## MIPS
module MIPS(input clk, rst,
	output [31:0] imem_addr, input [31:0] imem_data,
	output [31:0] dmem_addr, output [31:0] dmem_wdata, output dmem_we, input [31:0] dmem_rdata);
	wire Is_SV, MemtoReg, Reg_Write, Mem_Read, Mem_Write ,  Branch, ALUsrc, ld;
	wire [1:0] regDst, writeDst, Jump;
	wire [2:0] ALUOp;
	wire [3:0] ALUOperation;
	wire [5:0] func, opcode;
	Data_path DP(clk , rst  , MemtoReg , Reg_Write , Mem_Read, Mem_Write , Branch , ALUsrc ,  ld , regDst ,   writeDst , Jump , ALUOperation, func, opcode,
		imem_addr, imem_data, dmem_addr, dmem_wdata, dmem_we, dmem_rdata);
	controller CU(opcode , MemtoReg , Reg_Write , Mem_Read ,Mem_Write ,  Branch , ALUsrc , ld , regDst ,  writeDst , Jump , ALUOp);
	ALU_control ALU_CU(func , ALUOp , ALUOperation);
endmodule
==> flow/config.mk <==
export PLATFORM = sky130hd
export DESIGN_NAME = MIPS
export DESIGN_NICKNAME = MIPS
export VERILOG_FILES = /design/flow/design.v
export SDC_FILE = /design/flow/constraint.sdc
export NUM_CORES = 4
export LEC_CHECK = 0
export CAP_MARGIN = 20
export CORE_MARGIN = 2
export CORE_UTILIZATION = 66
export CTS_CLUSTER_SIZE = 42
export MAX_ROUTING_LAYER = met4
export SLEW_MARGIN = 20
==> flow/constraint.sdc <==
create_clock -name core_clock -period 5.75 [get_ports {clk}]
set_input_delay 1.1500 -clock core_clock [delete_from_list [all_inputs] [get_ports {clk}]]
set_output_delay 1.1500 -clock core_clock [all_outputs]
set_load 0.01 [all_outputs]
run.sh (not shown) runs the stock make flow with config.mk's settings and CLKGATE_MAP_FILE=.
The first run did not get past 5_1_grt.
==> next run, changes <==
--- a/flow/config.mk
+++ b/flow/config.mk
@@ -9,5 +9,3 @@
 export CORE_MARGIN = 2
-export CORE_UTILIZATION = 66
-export CTS_CLUSTER_SIZE = 42
-export MAX_ROUTING_LAYER = met4
+export CORE_UTILIZATION = 55
 export SLEW_MARGIN = 20
==> flow/constraint.sdc (replaced) <==
create_clock -name core_clock -period 10.4 [get_ports {clk}]
set_input_delay 2.0800 -clock core_clock [delete_from_list [all_inputs] [get_ports {clk}]]
set_output_delay 2.0800 -clock core_clock [all_outputs]
set_load 0.01 [all_outputs]
Result: Now the flow passed the timing, design-rule and antenna checks; area after synthesis is unchanged; die size went up by about a fifth; synthesized cell count is unchanged.
==> next run, changes <==
--- a/flow/config.mk
+++ b/flow/config.mk
@@ -7,5 +7,11 @@
 export LEC_CHECK = 0
+export ABC_AREA = 0
 export CAP_MARGIN = 20
+export CORE_ASPECT_RATIO = 0.5
 export CORE_MARGIN = 2
-export CORE_UTILIZATION = 55
+export CORE_UTILIZATION = 72
+export CTS_CLUSTER_DIAMETER = 391
+export CTS_CLUSTER_SIZE = 100
+export PLACE_DENSITY = 0.4
+export SETUP_SLACK_MARGIN = 0.97
 export SLEW_MARGIN = 20
==> flow/constraint.sdc (replaced) <==
create_clock -name core_clock -period 4.25 [get_ports {clk}]
set_input_delay 0.8500 -clock core_clock [delete_from_list [all_inputs] [get_ports {clk}]]
set_output_delay 0.8500 -clock core_clock [all_outputs]
set_load 0.01 [all_outputs]
After rerunning: This time the run never finished: it broke off in 4_1_cts on DPL-0033. Die area falls by a quarter to a third. Area after synthesis stays the same. Synthesized cell count is unchanged.
==> next run, changes <==
==> flow/config.mk (replaced) <==
export PLATFORM = sky130hd
export DESIGN_NAME = MIPS
export DESIGN_NICKNAME = MIPS
export VERILOG_FILES = /design/flow/design.v
export SDC_FILE = /design/flow/constraint.sdc
export NUM_CORES = 4
export LEC_CHECK = 0
export CAP_MARGIN = 20
export CORE_MARGIN = 2
export CORE_UTILIZATION = 59
export SLEW_MARGIN = 20
==> flow/constraint.sdc (replaced) <==
create_clock -name core_clock -period 5.75 [get_ports {clk}]
set_input_delay 1.1500 -clock core_clock [delete_from_list [all_inputs] [get_ports {clk}]]
set_output_delay 1.1500 -clock core_clock [all_outputs]
set_load 0.01 [all_outputs]
After rerunning: The changed run ran to the end with violations: setup timing; area after synthesis is unchanged; die area rose by 22%; synthesized cell count is unchanged.

The RTL this note starts from:
==> flow/design.v <==
`timescale 1ns/1ns
module MIPS(input clk, rst,
	output [31:0] imem_addr, input [31:0] imem_data,
	output [31:0] dmem_addr, output [31:0] dmem_wdata, output dmem_we, input [31:0] dmem_rdata);
	wire Is_SV, MemtoReg, Reg_Write, Mem_Read, Mem_Write ,  Branch, ALUsrc, ld;
	wire [1:0] regDst, writeDst, Jump;
	wire [2:0] ALUOp;
	wire [3:0] ALUOperation;
	wire [5:0] func, opcode;
	Data_path DP(clk , rst  , MemtoReg , Reg_Write , Mem_Read, Mem_Write , Branch , ALUsrc ,  ld , regDst ,   writeDst , Jump , ALUOperation, func, opcode,
		imem_addr, imem_data, dmem_addr, dmem_wdata, dmem_we, dmem_rdata);
	controller CU(opcode , MemtoReg , Reg_Write , Mem_Read ,Mem_Write ,  Branch , ALUsrc , ld , regDst ,  writeDst , Jump , ALUOp);
	ALU_control ALU_CU(func , ALUOp , ALUOperation);
endmodule
`timescale 1ns/1ns
module Data_path (input clk , reset , MemtoReg , Reg_Write , Mem_Read, Mem_Write  , Branch , ALUsrc ,  ld ,input [1:0] regDst ,   writeDst , Jump , input[3:0] ALUOperation, output [5:0]func, opcode,
  output [31:0] imem_addr, input [31:0] imem_data, output [31:0] dmem_addr, output [31:0] dmem_wdata, output dmem_we, input [31:0] dmem_rdata);
  wire [31:0] adrToPC, PC_out, PC_inc_out, Extend_data, instruction, WritetoReg_data,
  high_out, low_out, write_data, Read_data1, Read_data2, Operand_data2, branch_data
  , Mem_read_value , shifted_ext , adr_inc_out , concated;
  wire [63:0] ALU_result;
  wire Zero;
  wire [4:0] write_reg;
  wire [27:0] shifted_inst;
  PC CUT_PC(clk , reset, adrToPC , PC_out);
  PC_inc CUT_PCinc(PC_out, PC_inc_out);
  Sign_extend CUT_SE(instruction[15:0] , Extend_data);
  assign imem_addr = PC_out;
  assign instruction = imem_data;
  Mux4to1_32bit CUT_mux4_32( WritetoReg_data , PC_inc_out, high_out , low_out , writeDst , write_data);
  Mux3to1_5bit CUT_mux3_5( instruction[20:16] , instruction[15:11], 5'b11111, regDst , write_reg);
  Register_file CUT_RF(clk , reset ,  instruction[25:21] , instruction[20:16] , write_reg , write_data , Reg_Write , Read_data1 ,Read_data2);
  Mux2to1_32bit CUT_mux2_32( Read_data2 ,Extend_data , ALUsrc , Operand_data2);
  Shl2_32 CUT_shl2(Extend_data , shifted_ext);
  address_inc CUT_inc_adr( PC_inc_out, shifted_ext , adr_inc_out);
  assign can_branch = Zero & Branch;
  Mux2to1_32bit CUT3_mux2_32( PC_inc_out , adr_inc_out ,can_branch , branch_data);
  Shl2_26 CUT2_shl2( instruction[25:0] , shifted_inst);
  assign concated = {PC_inc_out[31:28], shifted_inst};
  Mux3to1_32bit CUT2_mux3_32( branch_data , concated, Read_data1 , Jump, adrToPC);
  ALU_32bit CUT_ALU(Read_data1, Operand_data2 , ALUOperation , ALU_result, Zero);
  REG32 High(reset, clk, ld, ALU_result[63:32], high_out);
  REG32 Low(reset, clk, ld, ALU_result[31:0], low_out);
  assign dmem_addr = ALU_result[31:0];
  assign dmem_wdata = Read_data2;
  assign dmem_we = Mem_Write;
  assign Mem_read_value = dmem_rdata;
  Mux2to1_32bit CUT2_mux2_32( ALU_result[31:0] , Mem_read_value ,MemtoReg , WritetoReg_data);
  assign func = instruction[5:0];
  assign opcode = instruction[31:26];
 endmodule
module controller (input [5:0] opcode , output reg MemtoReg , Reg_Write , Mem_Read , Mem_Write ,  Branch , ALUsrc , ld ,output reg [1:0] regDst ,  writeDst , Jump , output reg  [2:0] ALUOp);
	parameter [5:0] R_TYPE = 6'b000000;
	parameter [5:0] ADD_IMEDIATE = 6'b000001;  
	parameter [5:0] SLT_IMEDIATE = 6'b000010;  
	parameter [5:0] LOAD_WORD = 6'b000011;  
	parameter [5:0] SAVE_WORD = 6'b000100;  
	parameter [5:0] BRANCH_EQUAL = 6'b000101;  
	parameter [5:0] JUMP = 6'b000110;  
	parameter [5:0] JUMP_REG = 6'b000111;  
	parameter [5:0] JUMP_AND_LINK = 6'b001000;  
	always @ (*)
	begin 
		{MemtoReg , Reg_Write , Mem_Read , Branch , ALUsrc , ld, regDst , writeDst , Mem_Write ,  Jump , ALUOp} = 16'b0;
		Mem_Write = 1'b0;
		case (opcode)
		R_TYPE: begin  
			{regDst, Reg_Write, ALUsrc, MemtoReg, writeDst, Jump} = 9'b011000000;
			ALUOp = 3'b101;
		end
		ADD_IMEDIATE: begin  
			{regDst, Reg_Write, ALUsrc, MemtoReg, writeDst, Jump} = 9'b001100000;
			ALUOp = 3'b000;
		end
		SLT_IMEDIATE: begin  
			{regDst, Reg_Write, ALUsrc, MemtoReg, writeDst, Jump} = 9'b001100000;
			ALUOp = 3'b011;
		end	
		LOAD_WORD: begin  
			{regDst, MemtoReg, Reg_Write, Mem_Read, ALUsrc, writeDst, Jump} = 10'b0011110000;
			ALUOp = 3'b000;
			end	
		SAVE_WORD:begin  
			{ALUsrc, Mem_Write ,Jump} = 4'b1100;
			ALUOp = 3'b000;
			end
		BRANCH_EQUAL:begin  
			{Branch, Jump} = 3'b100;
			ALUOp = 3'b001;
		end
		JUMP:begin  
			{Jump} = 2'b01;
			end	
		JUMP_AND_LINK:begin  
			{Reg_Write, regDst, writeDst, Jump} = 7'b1100101;
			end
		JUMP_REG:begin  
			{Jump} = 2'b10;
			end		
		endcase
	end
endmodule 
module ALU_control(input [5:0] func , input [2:0] ALUop , output reg [3:0] ALUoperation);  
always @ (*)
	begin 
	  ALUoperation = 4'b0000;
	  case(ALUop)
	    0: ALUoperation = 4'b0000;  
	    1: ALUoperation = 4'b0111;  
	    2: ALUoperation = 4'b1000;  
	    3: ALUoperation = 4'b0110;  
	    4: ALUoperation = 4'b0010;  
	    5: case(func)
	         0: ALUoperation = 4'b0000;  
	         1: ALUoperation = 4'b0001;  
	         2: ALUoperation = 4'b0011;  
	         3: ALUoperation = 4'b0100;  
	         4: ALUoperation = 4'b0101;  
	         5: ALUoperation = 4'b0110;  
	         default: ALUoperation = 4'b0000;
	         endcase
	    default: ALUoperation = 4'b0000;
	     endcase
  end
endmodule
module ALU_32bit( input [31:0] In1 ,In2 , input [3:0] ALU_Sel ,output [63:0] Out, output Zero);
  reg [63:0] ALU_Result;
  reg temp_zero;
  always @(*)
  begin
      ALU_Result = 64'b0;
      temp_zero = 1'b0;
      case(ALU_Sel)
      4'b0000:  
       ALU_Result = In1 + In2; 
      4'b0001:  
       ALU_Result = In1 - In2;
      4'b0011:  
       ALU_Result = In1 & In2;
      4'b0100:  
       ALU_Result = In1 | In2;
      4'b0101:  
       ALU_Result = In1 ^ In2;
      4'b0110:  
       ALU_Result = ( In1 < In2 ) ? 32'd1 : 32'd0;
      4'b0111:  
       temp_zero = ( In1 == In2 ) ? 1'd1 : 1'd0  ;
      4'b1000:  
       temp_zero =  ( In1 == In2 ) ? 1'd0 : 1'd1;
        default: ALU_Result = 64'b0 ; 
      endcase
  end
  assign Out = ALU_Result;
  assign Zero = temp_zero;
endmodule
`timescale 1ns/1ns
module Register_file ( input clk, reset , input [4:0] Read_reg1 , Read_reg2 , write_reg ,  input [31:0] write_data , input reg_write ,output [31:0] Read_data1 ,Read_data2 );
	reg [31:0] Reg_data [0:31];
 	wire [31:0] test;
	assign test = Reg_data[9];
	integer i;
	assign Read_data1 = Reg_data[Read_reg1];
	assign Read_data2 = Reg_data[Read_reg2];
	always @ (posedge clk)
	begin 
		if ( reset )
			begin
				for ( i=0 ; i < 32 ; i = i+1)
					Reg_data [i] <= 0;
			end
		else 
			begin 
				if ( reg_write )
					if ( write_reg != 5'b0 )
						Reg_data[write_reg] <= write_data;
					else
					  Reg_data[write_reg] <= Reg_data[write_reg];
			end
	end
endmodule
`timescale 1ns/1ns
module REG32(input rst, clk, ld, input [31:0]data, output reg [31:0]out);
  always @(posedge clk) begin
      if(rst) out<=32'b0;
      else if(ld==1) out<=data;
      else out<=out;
  end
endmodule
`timescale 1ns/1ns
module PC(input clk , reset,  input [31:0] PC , 	output reg [31:0] PC_out);
	always @(posedge clk) begin
		if (reset)
			PC_out <=32'b0;
		else 
			PC_out <= PC;
	end
endmodule
module PC_inc ( input [31:0] PC , output [31:0] PC_inc_out);
	assign PC_inc_out = PC + 4;
endmodule
module address_inc( input [31:0] In1 , In2 , output [31:0] adr_inc_out);
	assign adr_inc_out = In1 + In2;
endmodule	
module Mux2to1_32bit( input [31:0] In1 , In2 ,input Sel , output [31:0]Out);
	assign Out = (Sel == 1'b0) ? In1 : 
	             (Sel == 1'b1) ? In2 : 32'bx;
endmodule
module Mux3to1_5bit( input [4:0] In1 , In2, In3 , input [1:0]Sel , output [4:0]Out);
	assign Out = (Sel == 2'b00) ? In1 : 
	             (Sel == 2'b01) ? In2 : 
	             (Sel == 2'b10) ? In3 : 5'bx;
endmodule
module Mux3to1_32bit( input [31:0] In1 , In2, In3 , input [1:0]Sel , output [31:0]Out);
	assign Out = (Sel == 2'b00) ? In1 : 
	             (Sel == 2'b01) ? In2 : 
	             (Sel == 2'b10) ? In3 : 32'bx;
endmodule
module Mux4to1_32bit( input [31:0] In1 , In2, In3 , In4 , input [1:0]Sel , output [31:0]Out);
	assign Out = (Sel == 2'b00) ? In1 : 
	             (Sel == 2'b01) ? In2 : 
	             (Sel == 2'b10) ? In3 : 
	             (Sel == 2'b11) ? In4 : 32'bx;
endmodule
module Sign_extend ( input [15:0] In , output reg [31:0] Out);
	integer i;
	always @ (*)
	begin 
		for ( i=16 ; i<32 ; i = i+1 )
		begin 
			Out [i] = In[15];
			Out [i-16] = In[i-16];
		end
	end
endmodule
module Shl2_32(input [31:0] In , 	output [31:0] Out);
    assign Out = {In[29:0], 2'b00};
endmodule
module Shl2_26(input [25:0] In , 	output [27:0] Out);
    assign Out = {In, 2'b00};
endmodule
clock: 5.75 ns
lec_check: 0
cap_margin: 20
core_aspect_ratio: 0.71
core_margin: 2
core_utilization: 60
cts_cluster_size: 52
gpl_timing_driven: 1
min_routing_layer: met1
place_density_lb_addon: 0.01
setup_slack_margin: 1.62
slew_margin: 20
tns_end_percent: 90
The first run completed and failed the layout checks on negative setup slack.
Rerun with:
CORE_ASPECT_RATIO = unset   (was 0.71)
CORE_UTILIZATION = 43   (was 60)
CTS_CLUSTER_SIZE = unset   (was 52)
GPL_TIMING_DRIVEN = unset   (was 1)
MIN_ROUTING_LAYER = unset   (was met1)
PLACE_DENSITY_LB_ADDON = unset   (was 0.01)
SETUP_SLACK_MARGIN = unset   (was 1.62)
TNS_END_PERCENT = unset   (was 90)
The new run completed and failed the layout checks on negative setup slack.
Sequential power barely changes.
Clock-buffer cell count is lower by 1.
Setup slack improved by 0.13 ns.
Worst hold slack improves by 0.024 ns.
Final area went up by about 1.7%.
Fmax goes up by about 2%.
Total power came out higher by about 0.34%.
Rerun with:
CORE_UTILIZATION = 60   (was 43)
CTS_CLUSTER_SIZE = 54   (was unset)
SETUP_SLACK_MARGIN = 1.65   (was unset)
Effect: The new run ran to the end with violations: negative setup slack; routed wire length rises by a few percent; clock power falls by a few percent; clock skew hardly moves; critical path depth rises by 2; non-clock buffer count falls by 13; synthesized area is unchanged; core utilization rises by 23 points; cell count falls by a few percent; combinational power rises by roughly a tenth.
Rerun with:
CORE_ASPECT_RATIO = 0.5   (was unset)
CORE_UTILIZATION = 40   (was 60)
CTS_CLUSTER_SIZE = 15   (was 54)
HOLD_SLACK_MARGIN = 0.14   (was unset)
MAX_ROUTING_LAYER = met5   (was unset)
SETUP_SLACK_MARGIN = unset   (was 1.65)
clock period = 10.5 ns   (was 5.75 ns; I/O delays follow)
After rerunning: With this change the flow produced a clean layout. Clock-buffer cell count does not change. Wire length came out lower by 5.9%. Sequential power is lower by about 46%. Clock power shrinks by about 50%. Global-route usage falls by 18 points. Critical path depth falls by 3. Power came out lower by about 54%. Utilization fell by 35 points. Setup slack improves by 1.3 ns.
Rerun with:
CORE_ASPECT_RATIO = unset   (was 0.5)
CORE_UTILIZATION = 66   (was 40)
CTS_CLUSTER_SIZE = 42   (was 15)
HOLD_SLACK_MARGIN = unset   (was 0.14)
MAX_ROUTING_LAYER = unset   (was met5)
PLACE_DENSITY = 0.66   (was unset)
clock period = 5.75 ns   (was 10.5 ns; I/O delays follow)
This time the run did not get past 5_1_grt.
Area after synthesis stays the same.
Synthesized cell count does not change.
Die size falls by well over a third.
Rerun with:
CORE_UTILIZATION = 58   (was 66)
CTS_CLUSTER_SIZE = unset   (was 42)
PLACE_DENSITY = unset   (was 0.66)
Effect: Now the flow finished with negative setup slack left; synthesized area does not change; die area rose by about 14%; synthesized cell count is unchanged.
Power and IR drop assume default switching activity.
